==> 01-26 <==
==> flow/design.v <==
module ahb_slave_controller (
    input  wire        HCLK,         
    input  wire        HRESETn,      
    input  wire        HWRITE,       
    input  wire [1:0]  HTRANS,       
    input  wire        HSEL,         
    input  logic [31:0] HADDR,       
    input  logic [2:0]  HSIZE,       
    input  logic [2:0]  HBURST,      
    input  logic [3:0]  HPROT,       
    input  logic        HMASTLOCK,   
    input  logic [3:0]  HWSTRB,      
    input  logic [31:0] HWDATA,      
    output logic       HREADY,       
    output logic       HRESP,        
    output logic [31:0] HRDATA,      
    output logic [31:0] addr,        
    output logic [2:0]  size,        
    output logic [2:0]  burst,       
    output logic [3:0]  prot,        
    output logic        mastlock,    
    output logic [3:0]  strb,        
    output logic [31:0] write_data,  
    input  logic [31:0] read_data,   
    output logic        write_read,  
    output logic        transfer_valid,  
    input  logic        error_flag   
);
    logic trans_type_reg;
    logic addr_phase_valid;
    logic data_phase_valid;
    typedef enum logic [1:0] {
        IDLE = 2'b00,
        DATA_PHASE = 2'b01,
        ERROR = 2'b10
    } state_t;
    state_t state, next_state;
    assign addr_phase_valid = HSEL && (HTRANS == 2'b10 || HTRANS == 2'b11);
    assign data_phase_valid = (state == DATA_PHASE);
    always_ff @(posedge HCLK or negedge HRESETn) begin
        if (!HRESETn) begin
            trans_type_reg <= 1'b0;
            addr <= 32'b0;
            size <= 3'b0;
            burst <= 3'b0;
            prot <= 4'b0;
            mastlock <= 1'b0;
            strb <= 4'b0;
        end else begin
            if (addr_phase_valid && HREADY) begin
                trans_type_reg <= HWRITE;
                addr <= HADDR;
                size <= HSIZE;
                burst <= HBURST;
                prot <= HPROT;
                mastlock <= HMASTLOCK;
                strb <= HWSTRB;
            end
        end
    end
    assign write_data = HWDATA;
    assign HRDATA = read_data;
    always_ff @(posedge HCLK or negedge HRESETn) begin
        if (!HRESETn) begin
            state <= IDLE;
        end else begin
            state <= next_state;
        end
    end
    always_comb begin
        write_read = 1'b0;
        transfer_valid = 1'b0;
        HRESP = 1'b0;
        HREADY = 1'b1;
        next_state = state;
        case (state)
            IDLE: begin
                if (addr_phase_valid) begin
                    next_state = DATA_PHASE;
                    HREADY = 1'b1;  
                end
            end
            DATA_PHASE: begin
                write_read = trans_type_reg;  
                transfer_valid = 1'b1;        
                if (error_flag) begin
                    HRESP = 1'b1;            
                    next_state = ERROR;
                    HREADY = 1'b0;           
                end else if (addr_phase_valid) begin
                    next_state = DATA_PHASE;  
                    HREADY = 1'b1;
                end else begin
                    next_state = IDLE;       
                    HREADY = 1'b1;
                end
            end
            ERROR: begin
                HRESP = 1'b1;        
                HREADY = 1'b1;       
                if (addr_phase_valid)
                    next_state = DATA_PHASE;
                else
                    next_state = IDLE;
            end
            default: begin
                next_state = IDLE;
            end
        endcase
    end
endmodule
module ahb_slave_reg_file (
    input  logic        HCLK,         
    input  logic        HRESETn,      
    input  logic [31:0] addr,         
    input  logic [2:0]  size,         
    input  logic [2:0]  burst,        
    input  logic [3:0]  prot,         
    input  logic        mastlock,     
    input  logic [3:0]  strb,         
    input  logic [31:0] write_data,   
    output logic [31:0] read_data,    
    input  logic        write_read,      
    input  logic        transfer_valid,  
    output logic        error_flag,   
    output logic [31:0] tdr_o,        
    output logic [31:0] lcr_o,        
    output logic [31:0] ocr_o,        
    output logic [31:0] fcr_o,        
    output logic [31:0] ier_o,        
    output logic [31:0] hcr_o,        
    input  logic [31:0] rdr_i,        
    input  logic [31:0] lsr_i,        
    input  logic [31:0] iir_i         
);
    logic [31:0] addr_reg;
    logic [2:0]  size_reg;
    logic [3:0]  strb_reg;
    assign addr_reg = addr;
    assign size_reg = size;
    assign strb_reg = strb;
    typedef enum logic [11:0] {
        ADDR_TDR = 12'h000,
        ADDR_RDR = 12'h004,
        ADDR_LCR = 12'h008,
        ADDR_OCR = 12'h00C,
        ADDR_LSR = 12'h010,
        ADDR_FCR = 12'h014,
        ADDR_IER = 12'h018,
        ADDR_IIR = 12'h01C,
        ADDR_HCR = 12'h020
    } apb_addr_e;
    function automatic logic check_alignment(input logic [31:0] address, input logic [2:0] transfer_size);
        case (transfer_size)
            3'b000: check_alignment = 1'b1;                     
            3'b001: check_alignment = (address[0] == 1'b0);     
            3'b010: check_alignment = (address[1:0] == 2'b00);  
            default: check_alignment = 1'b0;                    
        endcase
    endfunction
    always_comb begin
        error_flag = 1'b0;
        if (transfer_valid) begin
            if (addr_reg[31:12] != 20'h0 || 
                (addr_reg[11:0] != ADDR_TDR && 
                 addr_reg[11:0] != ADDR_RDR && 
                 addr_reg[11:0] != ADDR_LCR && 
                 addr_reg[11:0] != ADDR_OCR && 
                 addr_reg[11:0] != ADDR_LSR && 
                 addr_reg[11:0] != ADDR_FCR && 
                 addr_reg[11:0] != ADDR_IER && 
                 addr_reg[11:0] != ADDR_IIR && 
                 addr_reg[11:0] != ADDR_HCR)) begin
                error_flag = 1'b1;
            end
            if (!check_alignment(addr_reg, size_reg)) begin
                error_flag = 1'b1;
            end
            if (size_reg > 3'b010) begin  
                error_flag = 1'b1;
            end
            if (write_read && (addr_reg[11:0] == ADDR_RDR || 
                              addr_reg[11:0] == ADDR_LSR || 
                              addr_reg[11:0] == ADDR_IIR)) begin
                error_flag = 1'b1;
            end
        end
    end
    always_ff @(posedge HCLK or negedge HRESETn) begin
        if (!HRESETn) begin
            tdr_o <= 32'b0;
            lcr_o <= 32'b0;
            ocr_o <= 32'b0;
            fcr_o <= 32'b0;
            ier_o <= 32'b0;
            hcr_o <= 32'b0;
        end else if (write_read && !error_flag && transfer_valid) begin
            unique case (addr_reg[11:0])
                ADDR_TDR: begin
                    if (strb_reg[0]) tdr_o[7:0]   <= write_data[7:0];
                    if (strb_reg[1]) tdr_o[15:8]  <= write_data[15:8];
                    if (strb_reg[2]) tdr_o[23:16] <= write_data[23:16];
                    if (strb_reg[3]) tdr_o[31:24] <= write_data[31:24];
                end
                ADDR_LCR: begin
                    if (strb_reg[0]) lcr_o[7:0]   <= write_data[7:0];
                    if (strb_reg[1]) lcr_o[15:8]  <= write_data[15:8];
                    if (strb_reg[2]) lcr_o[23:16] <= write_data[23:16];
                    if (strb_reg[3]) lcr_o[31:24] <= write_data[31:24];
                end
                ADDR_OCR: begin
                    if (strb_reg[0]) ocr_o[7:0]   <= write_data[7:0];
                    if (strb_reg[1]) ocr_o[15:8]  <= write_data[15:8];
                    if (strb_reg[2]) ocr_o[23:16] <= write_data[23:16];
                    if (strb_reg[3]) ocr_o[31:24] <= write_data[31:24];
                end
                ADDR_FCR: begin
                    if (strb_reg[0]) fcr_o[7:0]   <= write_data[7:0];
                    if (strb_reg[1]) fcr_o[15:8]  <= write_data[15:8];
                    if (strb_reg[2]) fcr_o[23:16] <= write_data[23:16];
                    if (strb_reg[3]) fcr_o[31:24] <= write_data[31:24];
                end
                ADDR_IER: begin
                    if (strb_reg[0]) ier_o[7:0]   <= write_data[7:0];
                    if (strb_reg[1]) ier_o[15:8]  <= write_data[15:8];
                    if (strb_reg[2]) ier_o[23:16] <= write_data[23:16];
                    if (strb_reg[3]) ier_o[31:24] <= write_data[31:24];
                end
                ADDR_HCR: begin
                    if (strb_reg[0]) hcr_o[7:0]   <= write_data[7:0];
                    if (strb_reg[1]) hcr_o[15:8]  <= write_data[15:8];
                    if (strb_reg[2]) hcr_o[23:16] <= write_data[23:16];
                    if (strb_reg[3]) hcr_o[31:24] <= write_data[31:24];
                end
                default: ;  
            endcase
        end
    end
    always_comb begin
        read_data = 32'b0;
        if (!write_read && !error_flag && transfer_valid) begin
            unique case (addr_reg[11:0])
                ADDR_TDR: read_data = tdr_o;
                ADDR_RDR: read_data = rdr_i;
                ADDR_LCR: read_data = lcr_o;
                ADDR_OCR: read_data = ocr_o;
                ADDR_LSR: read_data = lsr_i;
                ADDR_FCR: read_data = fcr_o;
                ADDR_IER: read_data = ier_o;
                ADDR_IIR: read_data = iir_i;
                ADDR_HCR: read_data = hcr_o;
                default: read_data = 32'b0;
            endcase
        end
    end
endmodule
module ahb_slave (
    input  wire        HCLK,         
    input  wire        HRESETn,      
    input  wire [31:0] HADDR,        
    input  wire        HWRITE,       
    input  wire [2:0]  HSIZE,        
    input  wire [2:0]  HBURST,       
    input  wire [3:0]  HPROT,        
    input  wire [1:0]  HTRANS,       
    input  wire        HMASTLOCK,    
    input  wire        HSEL,         
    input  wire [31:0] HWDATA,       
    output wire [31:0] HRDATA,       
    output wire        HREADY,       
    output wire        HRESP,        
    input  wire [3:0]  HWSTRB,       
    output wire [31:0] tdr_o,        
    output wire [31:0] lcr_o,        
    output wire [31:0] ocr_o,        
    output wire [31:0] fcr_o,        
    output wire [31:0] ier_o,        
    output wire [31:0] hcr_o,        
    input  wire [31:0] rdr_i,        
    input  wire [31:0] lsr_i,        
    input  wire [31:0] iir_i         
);
    logic        write_read;      
    logic        error_flag;      
    logic        transfer_valid;  
    logic [31:0] addr;            
    logic [2:0]  size;            
    logic [2:0]  burst;           
    logic [3:0]  prot;            
    logic        mastlock;        
    logic [3:0]  strb;            
    logic [31:0] write_data;      
    logic [31:0] read_data;       
    ahb_slave_controller u_controller (
        .HCLK(HCLK),
        .HRESETn(HRESETn),
        .HWRITE(HWRITE),
        .HTRANS(HTRANS),
        .HSEL(HSEL),
        .HADDR(HADDR),
        .HSIZE(HSIZE),
        .HBURST(HBURST),
        .HPROT(HPROT),
        .HMASTLOCK(HMASTLOCK),
        .HWSTRB(HWSTRB),
        .HWDATA(HWDATA),
        .HREADY(HREADY),
        .HRESP(HRESP),
        .HRDATA(HRDATA),
        .addr(addr),
        .size(size),
        .burst(burst),
        .prot(prot),
        .mastlock(mastlock),
        .strb(strb),
        .write_data(write_data),
        .read_data(read_data),
        .write_read(write_read),
        .transfer_valid(transfer_valid),
        .error_flag(error_flag)
    );
    ahb_slave_reg_file u_reg_file (
        .HCLK(HCLK),
        .HRESETn(HRESETn),
        .addr(addr),
        .size(size),
        .burst(burst),
        .prot(prot),
        .mastlock(mastlock),
        .strb(strb),
        .write_data(write_data),
        .read_data(read_data),
        .write_read(write_read),
        .transfer_valid(transfer_valid),
        .error_flag(error_flag),
        .tdr_o(tdr_o),
        .lcr_o(lcr_o),
        .ocr_o(ocr_o),
        .fcr_o(fcr_o),
        .ier_o(ier_o),
        .hcr_o(hcr_o),
        .rdr_i(rdr_i),
        .lsr_i(lsr_i),
        .iir_i(iir_i)
    );
endmodule
==> flow/run.sh <==
#!/bin/bash
# the make line also repeats each setting of config.mk as NAME=value (left out here)
make -C /OpenROAD-flow-scripts/flow DESIGN_CONFIG=/design/flow/config.mk WORK_HOME=/design/flow/orfs CLKGATE_MAP_FILE= finish
==> flow/config.mk <==
export PLATFORM = sky130hd
export DESIGN_NAME = ahb_slave
export DESIGN_NICKNAME = ahb_slave
export VERILOG_FILES = /design/flow/design.v
export SDC_FILE = /design/flow/constraint.sdc
export NUM_CORES = 4
export LEC_CHECK = 0
export ABC_AREA = 1
export CAP_MARGIN = 20
export CORE_MARGIN = 2
export CORE_UTILIZATION = 72
export CTS_CLUSTER_DIAMETER = 347
export CTS_CLUSTER_SIZE = 93
export HOLD_SLACK_MARGIN = -0.04
export SETUP_SLACK_MARGIN = 0.84
export SLEW_MARGIN = 20
export TNS_END_PERCENT = 10
==> flow/constraint.sdc <==
create_clock -name core_clock -period 3.48 [get_ports {HCLK}]
set_input_delay 0.6960 -clock core_clock [delete_from_list [all_inputs] [get_ports {HCLK}]]
set_output_delay 0.6960 -clock core_clock [all_outputs]
set_load 0.01 [all_outputs]
==> 04-05: changes against 01-26 <==
- CORE_UTILIZATION: 72 -> 58
- CTS_CLUSTER_DIAMETER: 347 -> 330
- CTS_CLUSTER_SIZE: 93 -> 15
- HOLD_SLACK_MARGIN: -0.04 -> not set
- SETUP_SLACK_MARGIN: 0.84 -> -0.15
- TNS_END_PERCENT: 10 -> not set
==> flow/constraint.sdc (replaced) <==
create_clock -name core_clock -period 3.11 [get_ports {HCLK}]
set_input_delay 0.6220 -clock core_clock [delete_from_list [all_inputs] [get_ports {HCLK}]]
set_output_delay 0.6220 -clock core_clock [all_outputs]
set_load 0.01 [all_outputs]
==> flow.log <==
[flow] final metrics
INFO  metric run_status = complete, but fails checks
INFO  metric initCoreUtil = between 50% and 60%
INFO  metric chipArea = ~22000 sq um
INFO  metric finalSetupViolations = 19
INFO  metric checkFailReasons = negative setup slack
INFO  metric core_region_area = 20400 sq um
INFO  metric worst_slack = -0.0985 ns
INFO  metric die_w = approximately 150 um
the above is filed under 04-05

==> flow.log <==
[metrics] run summary
INFO  metric run_status = aborted with a tool error
INFO  metric last-stage-reached = global placement
INFO  metric firstError = [ERROR GPL-0301] Utilization 107.226 % exceeds 100%.
INFO  metric chipArea = ~18000 sq um
INFO  metric initCoreUtil = 73.2%
INFO  metric adder_share = 0%
INFO  metric die_w = about 130 um
INFO  metric mux_share = 0%
the above is filed under 01-26



==> 09-10: inputs <==
// ahb_slave: RTL as listed in full above, without the edits since
clock: 3.11 ns
lec_check: 0
cap_margin: 20
core_margin: 2
core_utilization: 70
cts_cluster_size: 59
slew_margin: 20
run.sh (not shown) runs the stock make flow with config.mk's settings and CLKGATE_MAP_FILE=.
==> inputs of 12-04, as changes to 09-10 <==
ABC_AREA = 1   (was unset)
CORE_ASPECT_RATIO = 0.9   (was unset)
CORE_UTILIZATION = 72   (was 70)
CTS_CLUSTER_DIAMETER = 314   (was unset)
CTS_CLUSTER_SIZE = 72   (was 59)
HOLD_SLACK_MARGIN = 0.3   (was unset)
PLACE_DENSITY_LB_ADDON = 0.27   (was unset)
SETUP_SLACK_MARGIN = 0.32   (was unset)
SLEW_MARGIN = 40   (was 20)
==> flow/constraint.sdc (replaced) <==
create_clock -name core_clock -period 2.37 [get_ports {HCLK}]
set_input_delay 0.4740 -clock core_clock [delete_from_list [all_inputs] [get_ports {HCLK}]]
set_output_delay 0.4740 -clock core_clock [all_outputs]
set_load 0.01 [all_outputs]
==> comparison table <==
item                                                                                       09-10                      12-04
Outcome                                                                aborted with a tool error  aborted with a tool error
Stage where the flow stopped                                                        3_5_place_dp               3_3_place_gp
Summed instance area of the synthesized netlist                                       12700 um^2                 12100 um^2
Die Y-Extent                                                                              139 um                     127 um
Floorplan Utilization                                                                      0.709                      0.742
Share of synthesized area spent on multiplexers                                            0.221                          0
Total number of placement rows                                                                49                         44
Number of standard cells reported by yosys                                                  1054                       1647
Floorplan net count                                                                         1235                       1828
Horiz. Die Dim                                                                            139 um                     141 um
Distinct cells, synth                                                                         72                         28
Most common cell in the netlist                                         sky130_fd_sc_hd__dfrtp_1   sky130_fd_sc_hd__nand2_1
Synthesized area per cell                                                              12.0 um^2                  7.34 um^2
Area of the core                                                                      17900 um^2                 16300 um^2
Post-synthesis sequential area ratio                                                       0.463                      0.486
AO/OA Area Share                                                                           0.145                     0.0268
Parity-gate share of the synthesized area counting xor and xnor cells                   0.000690                          0
Share of Yosys cell area claimed by the top area cell type                                 0.461                      0.484
Cell count after synthesis                                                                  1054                       1647


==> v28: inputs <==
// ahb_slave: RTL as listed in full above, without the edits since
Settings: LEC_CHECK=0, ABC_AREA=1, CAP_MARGIN=0, CELL_PAD_IN_SITES_DETAIL_PLACEMENT=2, CELL_PAD_IN_SITES_GLOBAL_PLACEMENT=2, CORE_ASPECT_RATIO=0.71, CORE_MARGIN=9, CORE_UTILIZATION=40, CTS_CLUSTER_SIZE=36, GPL_TIMING_DRIVEN=1, HOLD_SLACK_MARGIN=0.21, MAX_ROUTING_LAYER=met4, MIN_ROUTING_LAYER=met2, PLACE_DENSITY_LB_ADDON=0.02, SETUP_SLACK_MARGIN=0.4, SLEW_MARGIN=10, TNS_END_PERCENT=45; clock period 7.08 ns.
==> v35: changes against v28 <==
==> flow/config.mk (replaced) <==
export PLATFORM = sky130hd
export DESIGN_NAME = ahb_slave
export DESIGN_NICKNAME = ahb_slave
export VERILOG_FILES = /design/flow/design.v
export SDC_FILE = /design/flow/constraint.sdc
export NUM_CORES = 4
export LEC_CHECK = 0
export CAP_MARGIN = 20
export CORE_MARGIN = 2
export CORE_UTILIZATION = 58
export CTS_CLUSTER_SIZE = 15
export HOLD_SLACK_MARGIN = -0.06
export SLEW_MARGIN = 20
export TNS_END_PERCENT = 5
==> flow/constraint.sdc (replaced) <==
create_clock -name core_clock -period 3.4 [get_ports {HCLK}]
set_input_delay 0.6800 -clock core_clock [delete_from_list [all_inputs] [get_ports {HCLK}]]
set_output_delay 0.6800 -clock core_clock [all_outputs]
set_load 0.01 [all_outputs]
==> v17: changes against v28 <==
==> flow/config.mk (replaced) <==
export PLATFORM = sky130hd
export DESIGN_NAME = ahb_slave
export DESIGN_NICKNAME = ahb_slave
export VERILOG_FILES = /design/flow/design.v
export SDC_FILE = /design/flow/constraint.sdc
export NUM_CORES = 4
export LEC_CHECK = 0
export CAP_MARGIN = 20
export CORE_MARGIN = 2
export CORE_UTILIZATION = 61
export CTS_CLUSTER_DIAMETER = 29
export CTS_CLUSTER_SIZE = 50
export SETUP_SLACK_MARGIN = -0.15
export SLEW_MARGIN = 20
==> flow/constraint.sdc (replaced) <==
create_clock -name core_clock -period 3.2 [get_ports {HCLK}]
set_input_delay 0.6400 -clock core_clock [delete_from_list [all_inputs] [get_ports {HCLK}]]
set_output_delay 0.6400 -clock core_clock [all_outputs]
set_load 0.01 [all_outputs]
==> v4: changes against v28 <==
==> flow/config.mk (replaced) <==
export PLATFORM = sky130hd
export DESIGN_NAME = ahb_slave
export DESIGN_NICKNAME = ahb_slave
export VERILOG_FILES = /design/flow/design.v
export SDC_FILE = /design/flow/constraint.sdc
export NUM_CORES = 4
export LEC_CHECK = 0
export CAP_MARGIN = 20
export CORE_MARGIN = 2
export CORE_UTILIZATION = 40
export SLEW_MARGIN = 20
==> flow/constraint.sdc (replaced) <==
create_clock -name core_clock -period 4.88 [get_ports {HCLK}]
set_input_delay 0.9760 -clock core_clock [delete_from_list [all_inputs] [get_ports {HCLK}]]
set_output_delay 0.9760 -clock core_clock [all_outputs]
set_load 0.01 [all_outputs]
==> flow_summary_export.csv <==
group,metric,value,unit
run_status,status,"aborted with a tool error",
run_status,haltStage,"3_3_place_gp",
run_status,error,"[ERROR FLW-0024] Place density exceeds 1.0 (current PLACE_DENSITY_LB_ADDON =  0.02). Please check if the value of  PLACE_DENSITY_LB_ADDON is between 0 and 0.99.",
synthesis,ys_sh_xor,0,%
That was v28.
==> flow_summary_export.csv <==
group,metric,value,unit
synthesis,ys_sh_xor,0.06898,%
route,drtIter0Drc,817,
run_status,status,"finished clean",
sta,whs,0.3127,ns
That was v4.
==> flow_summary_export.csv <==
group,metric,value,unit
sta,finalSetupViolations,33,
sta,setup_slack,-0.2350,ns
global_routing,globalRouteMet3Util,10.44,%
sta,drv_slew,0,
run_status,status,"finished with violations",
run_status,failed_checks,"setup timing",
worst_setup_path,crit_chain,"or4_4, a2111oi_4, nand3b_4, or3b_4, buf_12, a31oi_2, buf_4",
synthesis,ys_sh_xor,0.06898,%
synthesis,synthTopLogicFamily,"multiplexers",
That was v35.
==> flow_summary_export.csv <==
group,metric,value,unit
run_status,status,"aborted with a tool error",
run_status,haltStage,"4_1_cts",
run_status,error,"[ERROR DPL-0033] detailed placement checks failed during check placement.",
synthesis,ys_sh_xor,0.06898,%
floorplanning,rows,52,
synthesis,synth-adder-area-share,0,%
floorplanning,dieHeight,148.3,um
That was v17.
